==> inputs of build 43 <==
## fairArb
module fairArb (
	input logic [15:0] bids,
	output logic [15:0] wins,
	input logic get_next_win,
	input logic clk,
	input logic rst
		);
	parameter SIZE = 3;
	parameter S0=3'b000, S1=3'b001, S2=3'b010, S3=3'b011, S4=3'b100, S5=3'b101, S6=3'b110;
	logic [SIZE-1:0] state;
	logic [SIZE-1:0] next_state;
	logic [3:0] dec1;
	logic [3:0] dec2;
	logic [15:0] bid1;
	logic [15:0] bid2;
	logic [15:0] b [15:0];
	logic [15:0] d [15:0];
	logic [15:0] out_check;
	logic [3:0] new_priority;
	logic [3:0] pr_in;
	logic [15:0] bids_cycle_f;
	logic [3:0] priority_f;
	logic [3:0] priority_d;
	logic [15:0] wins_d;
	logic sB, sD;
	logic [1:0] sC;
	always @ (*) begin
		case (sC)
			2'b00: priority_d = dec2;
			2'b01: priority_d = priority_f;
			2'b10: priority_d = pr_in;
			2'b11: priority_d = 0;
		endcase
	end
	always @ (*) begin
		case (sB)
			1'b0: wins_d = bid1;
			1'b1: wins_d = bid2;
		endcase
	end
	always @ (*) begin
		case (sD)
			1'b0: begin
				bid2 = out_check;
				pr_in = new_priority + 1;
			end
			1'b1: begin
				bid2 = d[priority_f];
				pr_in = priority_f + 1;
			end
		endcase
	end
	always @ (*) begin
		bids_cycle_f = bids;
		next_state = S0;
		new_priority = 4'd0;
		out_check = 16'd0;
		if ((bids_cycle_f & 16'd1) != 16'b0) begin
			bid1 = 16'd1;
		end
		else if ((bids_cycle_f & 16'd2) != 16'b0) begin
			bid1 = 16'd2;
		end
		else if ((bids_cycle_f & 16'd4) != 16'b0) begin
			bid1 = 16'd4;
		end
		else if ((bids_cycle_f & 16'd8) != 16'b0) begin
			bid1 = 16'd8;
		end
		else if ((bids_cycle_f & 16'd16) != 16'b0) begin
			bid1 = 16'd16;
		end
		else if ((bids_cycle_f & 16'd32) != 16'b0) begin
			bid1 = 16'd32;
		end
		else if ((bids_cycle_f & 16'd64) != 16'b0) begin
			bid1 = 16'd64;
		end
		else if ((bids_cycle_f & 16'd128) != 16'b0) begin
			bid1 = 16'd128;
		end
		else if ((bids_cycle_f & 16'd256) != 16'b0) begin
			bid1 = 16'd256;
		end
		else if ((bids_cycle_f & 16'd512) != 16'b0) begin
			bid1 = 16'd512;
		end
		else if ((bids_cycle_f & 16'd1024) != 16'b0) begin
			bid1 = 16'd1024;
		end
		else if ((bids_cycle_f & 16'd2048) != 16'b0) begin
			bid1 = 16'd2048;
		end
		else if ((bids_cycle_f & 16'd4096) != 16'b0) begin
			bid1 = 16'd4096;
		end
  ...
Settings: LEC_CHECK=0, ABC_AREA=0, CAP_MARGIN=5, CELL_PAD_IN_SITES_DETAIL_PLACEMENT=2, CELL_PAD_IN_SITES_GLOBAL_PLACEMENT=3, CORE_MARGIN=5, CORE_UTILIZATION=51, CTS_CLUSTER_DIAMETER=174, CTS_CLUSTER_SIZE=79, GPL_ROUTABILITY_DRIVEN=1, GPL_TIMING_DRIVEN=0, HOLD_SLACK_MARGIN=0.24, MAX_ROUTING_LAYER=met5, MIN_ROUTING_LAYER=met2, SETUP_SLACK_MARGIN=0.11, SLEW_MARGIN=20; clock period 5.56 ns.
run.sh (not shown) runs the stock make flow with config.mk's settings and CLKGATE_MAP_FILE=.
==> inputs of build 11, as changes to build 43 <==
==> flow/config.mk (replaced) <==
export PLATFORM = sky130hd
export DESIGN_NAME = fairArb
export DESIGN_NICKNAME = fairArb
export VERILOG_FILES = /design/flow/design.v
export SDC_FILE = /design/flow/constraint.sdc
export NUM_CORES = 4
export LEC_CHECK = 0
export CAP_MARGIN = 5
export CELL_PAD_IN_SITES_GLOBAL_PLACEMENT = 0
export CORE_MARGIN = 2
export CORE_UTILIZATION = 65
export CTS_CLUSTER_DIAMETER = 41
export CTS_CLUSTER_SIZE = 79
export GPL_ROUTABILITY_DRIVEN = 1
export GPL_TIMING_DRIVEN = 1
export MAX_ROUTING_LAYER = met4
export SETUP_SLACK_MARGIN = -0.1
export SLEW_MARGIN = 20
==> flow/constraint.sdc (replaced) <==
create_clock -name core_clock -period 3.25 [get_ports {clk}]
set_input_delay 0.6500 -clock core_clock [delete_from_list [all_inputs] [get_ports {clk}]]
set_output_delay 0.6500 -clock core_clock [all_outputs]
set_load 0.01 [all_outputs]
==> summary of the runs <==
In area after synthesis, build 43 and build 11 do not differ. Synthesized cell count is the same in build 43 and build 11. Build 43 died in 3_1_place_gp_skip_io. Build 11 aborted during 4_1_cts on DPL-0038. Between build 11 and build 43, the lower die size is in build 11 (gap 32%, measured against build 43).

* * *

==> yarrow <==
fairArb again, from the RTL that the note above started with.
Settings: LEC_CHECK=0, ABC_AREA=1, CAP_MARGIN=20, CORE_MARGIN=2, CORE_UTILIZATION=68, CTS_CLUSTER_DIAMETER=372, PLACE_DENSITY=0.38, SETUP_SLACK_MARGIN=-0.2, SLEW_MARGIN=20; clock period 3.09 ns.
==> inputs of harbor, as changes to yarrow <==
==> flow/config.mk (replaced) <==
export PLATFORM = sky130hd
export DESIGN_NAME = fairArb
export DESIGN_NICKNAME = fairArb
export VERILOG_FILES = /design/flow/design.v
export SDC_FILE = /design/flow/constraint.sdc
export NUM_CORES = 4
export LEC_CHECK = 0
export CAP_MARGIN = 20
export CORE_MARGIN = 2
export CORE_UTILIZATION = 58
export SETUP_SLACK_MARGIN = -0.25
export SLEW_MARGIN = 20
==> flow/constraint.sdc (replaced) <==
create_clock -name core_clock -period 2.72 [get_ports {clk}]
set_input_delay 0.5440 -clock core_clock [delete_from_list [all_inputs] [get_ports {clk}]]
set_output_delay 0.5440 -clock core_clock [all_outputs]
set_load 0.01 [all_outputs]
==> inputs of violet, as changes to yarrow <==
--- a/flow/config.mk
+++ b/flow/config.mk
@@ -7,9 +7,9 @@
 export LEC_CHECK = 0
 export ABC_AREA = 1
 export CAP_MARGIN = 20
+export CORE_ASPECT_RATIO = 0.5
 export CORE_MARGIN = 2
-export CORE_UTILIZATION = 68
-export CTS_CLUSTER_DIAMETER = 372
-export PLACE_DENSITY = 0.38
-export SETUP_SLACK_MARGIN = -0.2
+export CORE_UTILIZATION = 60
+export HOLD_SLACK_MARGIN = -0.07
 export SLEW_MARGIN = 20
+export TNS_END_PERCENT = 5
==> flow/constraint.sdc (replaced) <==
create_clock -name core_clock -period 4.0 [get_ports {clk}]
set_input_delay 0.8000 -clock core_clock [delete_from_list [all_inputs] [get_ports {clk}]]
set_output_delay 0.8000 -clock core_clock [all_outputs]
set_load 0.01 [all_outputs]
==> metrics.yaml <==
ys_sh_adder_pct: 0.464
place_inst: 591
stop_stage: "clock tree synthesis"
core_area_um2: 4410
die.size.y_um: 72.2
stop_error: "[ERROR DPL-0038] Utilization greater than 100%, impossible to legalize"
outcome: "did not finish"
post-place-ws_ps: -1120
synthTopCellsByArea: "dfxtp_1 17%, a21oi_1 4.6%, nand2_1 4.5%"
ys_cells: 379
(the above is from harbor)
==> metrics.yaml <==
synthTopCellsByArea: "nand2_1 29%, dfxtp_1 17%, nor2_1 12%"
core_area_um2: 3740
stop_stage: "global routing"
ys_cells: 537
outcome: "did not finish"
die.size.y_um: 66.9
cts_buffers: 3
post-place-ws_ps: -425
ys_sh_adder_pct: 0.465
stop_error: "[ERROR GRT-0116] Global routing finished with congestion. Check the congestion regions in the DRC Viewer."
(the above is from yarrow)
==> metrics.yaml <==
ys_sh_adder_pct: 0.465
ys_cells: 537
start_kind: "input pin"
synthTopCellsByArea: "nand2_1 29%, dfxtp_1 17%, nor2_1 12%"
post-route-drc-count: 0
grt_use_total_pct: 41.0
place_inst: 621
core_area_um2: 4360
outcome: "finished clean"
die.size.y_um: 51.4
(the above is from violet)

* * *

==> job 9925 <==
Starting RTL as in the previous note.
Settings: LEC_CHECK=0, CAP_MARGIN=20, CORE_MARGIN=2, CORE_UTILIZATION=67, CTS_CLUSTER_DIAMETER=44, CTS_CLUSTER_SIZE=20, SETUP_SLACK_MARGIN=0.64, SLEW_MARGIN=20, TNS_END_PERCENT=5; clock period 4.13 ns.
==> job 5474 (differences from job 9925) <==
--- a/flow/config.mk
+++ b/flow/config.mk
@@ -8,8 +8,6 @@
 export CAP_MARGIN = 20
 export CORE_MARGIN = 2
-export CORE_UTILIZATION = 67
-export CTS_CLUSTER_DIAMETER = 44
-export CTS_CLUSTER_SIZE = 20
-export SETUP_SLACK_MARGIN = 0.64
+export CORE_UTILIZATION = 40
+export MAX_ROUTING_LAYER = met4
 export SLEW_MARGIN = 20
-export TNS_END_PERCENT = 5
+export TNS_END_PERCENT = 85
==> flow/constraint.sdc (replaced) <==
create_clock -name core_clock -period 4.0 [get_ports {clk}]
set_input_delay 0.8000 -clock core_clock [delete_from_list [all_inputs] [get_ports {clk}]]
set_output_delay 0.8000 -clock core_clock [all_outputs]
set_load 0.01 [all_outputs]
==> job 5096 (differences from job 9925) <==
--- a/flow/config.mk
+++ b/flow/config.mk
@@ -8,8 +8,6 @@
 export CAP_MARGIN = 20
 export CORE_MARGIN = 2
-export CORE_UTILIZATION = 67
-export CTS_CLUSTER_DIAMETER = 44
-export CTS_CLUSTER_SIZE = 20
-export SETUP_SLACK_MARGIN = 0.64
+export CORE_UTILIZATION = 57
+export SETUP_SLACK_MARGIN = 0.65
 export SLEW_MARGIN = 20
 export TNS_END_PERCENT = 5
==> flow/constraint.sdc (replaced) <==
create_clock -name core_clock -period 4.0 [get_ports {clk}]
set_input_delay 0.8000 -clock core_clock [delete_from_list [all_inputs] [get_ports {clk}]]
set_output_delay 0.8000 -clock core_clock [all_outputs]
set_load 0.01 [all_outputs]
==> comparison table <==
quantity                                                            job 5096                   job 9925       job 5474
Status                                              timing/DRC/antenna clean  aborted with a tool error  timing/DRC/antenna clean
Stage where the flow stopped                                               -                    5_1_grt              -
Area of all sequential standard cells                              470 sq um                          -      460 sq um
Top routing layer in use                                                met4                          -           met4
Combinational Area                                             0.00224 sq mm                          -  0.00204 sq mm
Path class of the lowest-slack min-delay path                   flop to flop                          -   flop to flop
Design Area, Final                                             0.00384 sq mm                          -  0.00363 sq mm
Post-CTS Setup Inserts                                                    10                         17              0
Initial DRC count                                                        484                          -            434
Share of the clock period used by the worst path after layout          0.863                          -          0.958
Data required time at the worst endpoint                             4.18 ns                          -        4.18 ns
Fraction of standard cell area that is sequential                      0.122                          -          0.127
Worst path depth                                                          14                          -             15
HPWL reported at the end of detailed placement                       8600 um                    7630 um        9030 um
Non-filler cells, final                                                  528                          -            543
